## job 101
==> flow/design.v <==
module adc_interface (
    input wire clk,
    input wire rst_n,
    input wire [11:0] adc_data,
    input wire adc_valid,
    output reg [11:0] voltage_fb,
    output reg data_ready
);
    always @(posedge clk or negedge rst_n) begin
        if (!rst_n) begin
            voltage_fb <= 12'd0;
            data_ready <= 1'b0;
        end else begin
            if (adc_valid) begin
                voltage_fb <= adc_data;
                data_ready <= 1'b1;
            end else begin
                data_ready <= 1'b0;
            end
        end
    end
endmodule
module pid_controller #(
    parameter DATA_WIDTH = 12,
    parameter KP = 16'd100,
    parameter KI = 16'd10,
    parameter KD = 16'd5,
    parameter SETPOINT = 12'd2048
)(
    input wire clk,
    input wire rst_n,
    input wire [DATA_WIDTH-1:0] feedback,
    input wire fb_valid,
    output reg [9:0] control_out,
    output reg out_valid
);
    reg signed [DATA_WIDTH:0] error;
    reg signed [DATA_WIDTH:0] prev_error;
    reg signed [31:0] integral;
    reg signed [DATA_WIDTH:0] derivative;
    reg signed [31:0] p_term, i_term, d_term;
    reg signed [31:0] pid_sum;
    always @(posedge clk or negedge rst_n) begin
        if (!rst_n) begin
            error <= 0;
            prev_error <= 0;
            integral <= 0;
            derivative <= 0;
            p_term <= 0;
            i_term <= 0;
            d_term <= 0;
            pid_sum <= 0;
            control_out <= 10'd512;
            out_valid <= 1'b0;
        end else if (fb_valid) begin
            error <= SETPOINT - feedback;
            prev_error <= error;
            if (integral + error > 32'sd100000)
                integral <= 32'sd100000;
            else if (integral + error < -32'sd100000)
                integral <= -32'sd100000;
            else
                integral <= integral + error;
            derivative <= error - prev_error;
            p_term <= ($signed({16'd0, KP}) * error) >>> 8;
            i_term <= ($signed({16'd0, KI}) * integral) >>> 16;
            d_term <= ($signed({16'd0, KD}) * derivative) >>> 8;
            pid_sum <= p_term + i_term + d_term + 32'sd512;
            if (pid_sum > 32'sd1023)
                control_out <= 10'd1023;
            else if (pid_sum < 32'sd0)
                control_out <= 10'd0;
            else
                control_out <= pid_sum[9:0];
            out_valid <= 1'b1;
        end else begin
            out_valid <= 1'b0;
        end
    end
endmodule
module pwm_generator #(
    parameter CLK_FREQ = 100_000_000,
    parameter PWM_FREQ = 100_000,
    parameter PWM_RESOLUTION = 10
)(
    input wire clk,
    input wire rst_n,
    input wire [PWM_RESOLUTION-1:0] duty_cycle,
    output reg pwm_out
);
    localparam COUNTER_MAX = CLK_FREQ / PWM_FREQ;
    reg [$clog2(COUNTER_MAX)-1:0] counter;
    reg [PWM_RESOLUTION-1:0] duty_reg;
    reg [PWM_RESOLUTION-1:0] compare_val;
    always @(posedge clk or negedge rst_n) begin
        if (!rst_n) begin
            counter <= 0;
            duty_reg <= 0;
            compare_val <= 0;
            pwm_out <= 1'b0;
        end else begin
            if (counter < COUNTER_MAX - 1) begin
                counter <= counter + 1;
            end else begin
                counter <= 0;
                duty_reg <= duty_cycle;
            end
            compare_val <= (duty_reg * COUNTER_MAX) >> PWM_RESOLUTION;
            pwm_out <= (counter < compare_val) ? 1'b1 : 1'b0;
        end
    end
endmodule
module buck_converter_top #(
    parameter CLK_FREQ = 100_000_000,
    parameter PWM_FREQ = 100_000,
    parameter V_REF = 12'd2048,
    parameter KP = 16'd100,
    parameter KI = 16'd10,
    parameter KD = 16'd5
)(
    input wire clk,
    input wire rst_n,
    input wire [11:0] adc_data,
    input wire adc_valid,
    output wire pwm_out,
    output wire [11:0] voltage_monitor,
    output wire [9:0] duty_cycle_monitor
);
    wire [11:0] voltage_fb;
    wire adc_ready;
    wire [9:0] duty_cycle;
    wire pid_valid;
    adc_interface adc_if (
        .clk(clk),
        .rst_n(rst_n),
        .adc_data(adc_data),
        .adc_valid(adc_valid),
        .voltage_fb(voltage_fb),
        .data_ready(adc_ready)
    );
    pid_controller #(
        .DATA_WIDTH(12),
        .KP(KP),
        .KI(KI),
        .KD(KD),
        .SETPOINT(V_REF)
    ) pid_ctrl (
        .clk(clk),
        .rst_n(rst_n),
        .feedback(voltage_fb),
        .fb_valid(adc_ready),
        .control_out(duty_cycle),
        .out_valid(pid_valid)
    );
    pwm_generator #(
        .CLK_FREQ(CLK_FREQ),
        .PWM_FREQ(PWM_FREQ),
        .PWM_RESOLUTION(10)
    ) pwm_gen (
        .clk(clk),
        .rst_n(rst_n),
        .duty_cycle(duty_cycle),
        .pwm_out(pwm_out)
    );
    assign voltage_monitor = voltage_fb;
    assign duty_cycle_monitor = duty_cycle;
endmodule
export LEC_CHECK = 0
export ABC_AREA = 1
export CAP_MARGIN = 20
export CORE_ASPECT_RATIO = 0.69
export CORE_MARGIN = 2
export CORE_UTILIZATION = 72
export PLACE_DENSITY = 0.42
export SLEW_MARGIN = 20
create_clock -name core_clock -period 3.97 [get_ports {clk}]
run.sh (not shown) runs the stock make flow with config.mk's settings and CLKGATE_MAP_FILE=.
No crash in job 101: every stage finished, but the layout fails its final checks due to setup timing.
#### Input delta (job 102 over job 101)
--- a/flow/config.mk
+++ b/flow/config.mk
@@ -7,8 +7,5 @@
 export LEC_CHECK = 0
-export ABC_AREA = 1
 export CAP_MARGIN = 20
-export CORE_ASPECT_RATIO = 0.69
 export CORE_MARGIN = 2
-export CORE_UTILIZATION = 72
-export PLACE_DENSITY = 0.42
+export CORE_UTILIZATION = 61
 export SLEW_MARGIN = 20
==> flow/constraint.sdc <==
create_clock -name core_clock -period 5.03 [get_ports {clk}]
set_input_delay 1.0060 -clock core_clock [delete_from_list [all_inputs] [get_ports {clk}]]
set_output_delay 1.0060 -clock core_clock [all_outputs]
set_load 0.01 [all_outputs]
==> results <==
A capturing element of the worst setup path of pwm_gen.compare_val[9] is what job 101 shows, while pid_ctrl.integral[1] belongs to job 102. Re summed negative setup slack over all endpoints: job 102 is 1.60 ns up on job 101. Looking across job 101 and job 102, the single run that reached the end with no open violations was job 102. Layout checks on job 101: not met. Flow itself completed; violations: setup timing. Summary of job 102 over job 101: register cell area after layout flat; aggregate routed wire length down 34%; number of hold buffers added after CTS flat.
### job 102 -> job 103
--- a/flow/config.mk
+++ b/flow/config.mk
@@ -9,3 +9,3 @@
 export CORE_MARGIN = 2
-export CORE_UTILIZATION = 61
+export CORE_UTILIZATION = 40
 export SLEW_MARGIN = 20
==> flow/constraint.sdc <==
create_clock -name core_clock -period 10.0 [get_ports {clk}]
set_input_delay 2.0000 -clock core_clock [delete_from_list [all_inputs] [get_ports {clk}]]
set_output_delay 2.0000 -clock core_clock [all_outputs]
set_load 0.01 [all_outputs]
Job 103 against job 102: register fraction of the total cell area went down; area growth from synthesis to final layout shows an increase of 0.68 points. Job 103 ended with more row count than job 102. Diff job 103..job 102 | flip-flop count | unchanged. The setup slack of job 103 is larger than that of job 102. Relative to job 102, the wire length measured on job 103 has increased slightly.

---

== run 1 ==
Starts from the design.v that is shown in full above.
clock: 10.0 ns
lec_check: 0
cap_margin: 20
core_margin: 2
core_utilization: 40
gpl_routability_driven: 0
hold_slack_margin: -0.05
max_routing_layer: met4
slew_margin: 30
tns_end_percent: 75
Run 1 finished end to end and its layout was clean on timing, DRC and antenna.
Input changes introduced in run 2 (baseline for comparison: run 1):
Settings: CTS_CLUSTER_SIZE now 98, previously not set; HOLD_SLACK_MARGIN no longer set, was -0.05; CTS_CLUSTER_DIAMETER now 393, previously not set; MAX_ROUTING_LAYER no longer set, was met4; SETUP_SLACK_MARGIN now -0.97, previously not set; TNS_END_PERCENT no longer set, was 75; SLEW_MARGIN now 20, was 30; GPL_ROUTABILITY_DRIVEN no longer set, was 0.
--- outcome ---
- Run 2 has cell area after layout below what run 1 had.
- Re worst path arrival time: run 2 is 0.05 ns down on run 1.
- Comparing the two runs side by side, run 2 comes out ahead of run 1 on worst setup slack after layout.
- Number of clock sinks came out exactly the same in run 2 and run 1.
- Against run 1, run 2 comes in 0.16 points lower on core utilization.
[inputs] run 3 vs run 2
Settings: setting ABC_AREA to 0 for the first time; removing SETUP_SLACK_MARGIN (formerly -0.97); changing CAP_MARGIN from 20 to 5; removing CTS_CLUSTER_DIAMETER (formerly 393); setting CELL_PAD_IN_SITES_GLOBAL_PLACEMENT to 3 for the first time; changing SLEW_MARGIN from 20 to 15; removing CTS_CLUSTER_SIZE (formerly 98).
Findings:
- Comparing run 3 with run 2, the fraction of synthesized cell area in xor and xnor cells came out essentially unchanged.
- When run 3 is measured against run 2, its final HPWL from detailed placement turns out about 11% higher.
The following lists how run 4 was set up differently from run 3:
Settings: SLEW_MARGIN changed from 15 to 20; CTS_CLUSTER_SIZE newly set to 98; CTS_CLUSTER_DIAMETER newly set to 224; CAP_MARGIN changed from 5 to 20; ABC_AREA removed (was 0); TNS_END_PERCENT newly set to 10; PLACE_DENSITY newly set to 0.35; CELL_PAD_IN_SITES_GLOBAL_PLACEMENT removed (was 3).
Findings:
Changes observed in run 4 relative to run 3: number of cells in the design after placement now sits at about the same level, final cell count ~0 delta, number of cells on the critical path did not really move.

---

// buck_converter_top: RTL as listed in full above, without the edits since
Settings: LEC_CHECK=0, CAP_MARGIN=20, CORE_MARGIN=2, CORE_UTILIZATION=40, CTS_CLUSTER_DIAMETER=161, CTS_CLUSTER_SIZE=98, HOLD_SLACK_MARGIN=0.28, SLEW_MARGIN=20; clock period 10.0 ns.
Next try:
- CELL_PAD_IN_SITES_DETAIL_PLACEMENT: unset -> 2
- CELL_PAD_IN_SITES_GLOBAL_PLACEMENT: unset -> 3
- CTS_CLUSTER_DIAMETER: 161 -> 364
- CTS_CLUSTER_SIZE: 98 -> 66
- GPL_ROUTABILITY_DRIVEN: unset -> 0
- HOLD_SLACK_MARGIN: 0.28 -> -0.05
- MAX_ROUTING_LAYER: unset -> met4
- SLEW_MARGIN: 20 -> 30
- TNS_END_PERCENT: unset -> 10
After rerunning:
- The new run completed with no timing, DRC or antenna violations
- synthesized cell count does not change
- design area barely changes
- wire length came out higher by a quarter to a third
- non-clock buffer count grows by 1
- setup slack is worse by 0.075 ns
- sequential cell count is unchanged
Next try:
- ABC_AREA: unset -> 1
- CAP_MARGIN: 20 -> 5
- CELL_PAD_IN_SITES_DETAIL_PLACEMENT: 2 -> unset
- CTS_CLUSTER_DIAMETER: 364 -> 335
- CTS_CLUSTER_SIZE: 66 -> unset
- HOLD_SLACK_MARGIN: -0.05 -> unset
- MAX_ROUTING_LAYER: met4 -> unset
- MIN_ROUTING_LAYER: unset -> met2
- PLACE_DENSITY_LB_ADDON: unset -> 0.1
- SLEW_MARGIN: 30 -> 5
- TNS_END_PERCENT: 10 -> unset
Result: Cell count rises by 29%; synthesized cell count rises by about 36%; wire length goes up by about 5%.
Next try:
- CTS_CLUSTER_DIAMETER: 335 -> unset
- GPL_ROUTABILITY_DRIVEN: 0 -> unset
- PLACE_DENSITY_LB_ADDON: 0.1 -> unset
Outcome:
- non-clock buffer count is higher by 1
- final area grows by 0.38%
- routed wire length is higher by 1.4%
- worst setup slack improved by 0.22 ns
- count of clock-buffer cells in the layout decreases by 2
- final cell count hardly moves
- synthesized cell count is unchanged
- worst hold slack hardly moves
- sequential share of layout area stays flat
Next try:
- ABC_AREA: 1 -> unset
- CAP_MARGIN: 5 -> 20
- CELL_PAD_IN_SITES_GLOBAL_PLACEMENT: 3 -> unset
- GPL_ROUTABILITY_DRIVEN: unset -> 0
- MAX_ROUTING_LAYER: unset -> met4
- MIN_ROUTING_LAYER: met2 -> unset
- SLEW_MARGIN: 5 -> 20
Outcome: The changed run finished with timing, DRC and antenna clean; wire length went down by 27%; sequential cell count does not change; global-route usage went down by 16 points; final area went down by 6.6%; non-clock buffer count went up by 2; die area went down by 6.4%; worst hold slack gets better by 0.0080 ns; fmax went down by 8.5%; count of clock-buffer cells in the layout went up by 1.
Next try:
- CELL_PAD_IN_SITES_DETAIL_PLACEMENT: unset -> 1
- CTS_CLUSTER_SIZE: unset -> 66
- HOLD_SLACK_MARGIN: unset -> -0.05
- SLEW_MARGIN: 20 -> 30
- TNS_END_PERCENT: unset -> 10
Effect: Worst hold slack hardly moves. Worst setup slack degrades by 0.11 ns. Final area hardly moves. Global-route usage is higher by 2.4 points. Via count is higher by 3.9%. Final cell count is unchanged. Synthesized cell count is unchanged. Clock-buffer cell count does not change.
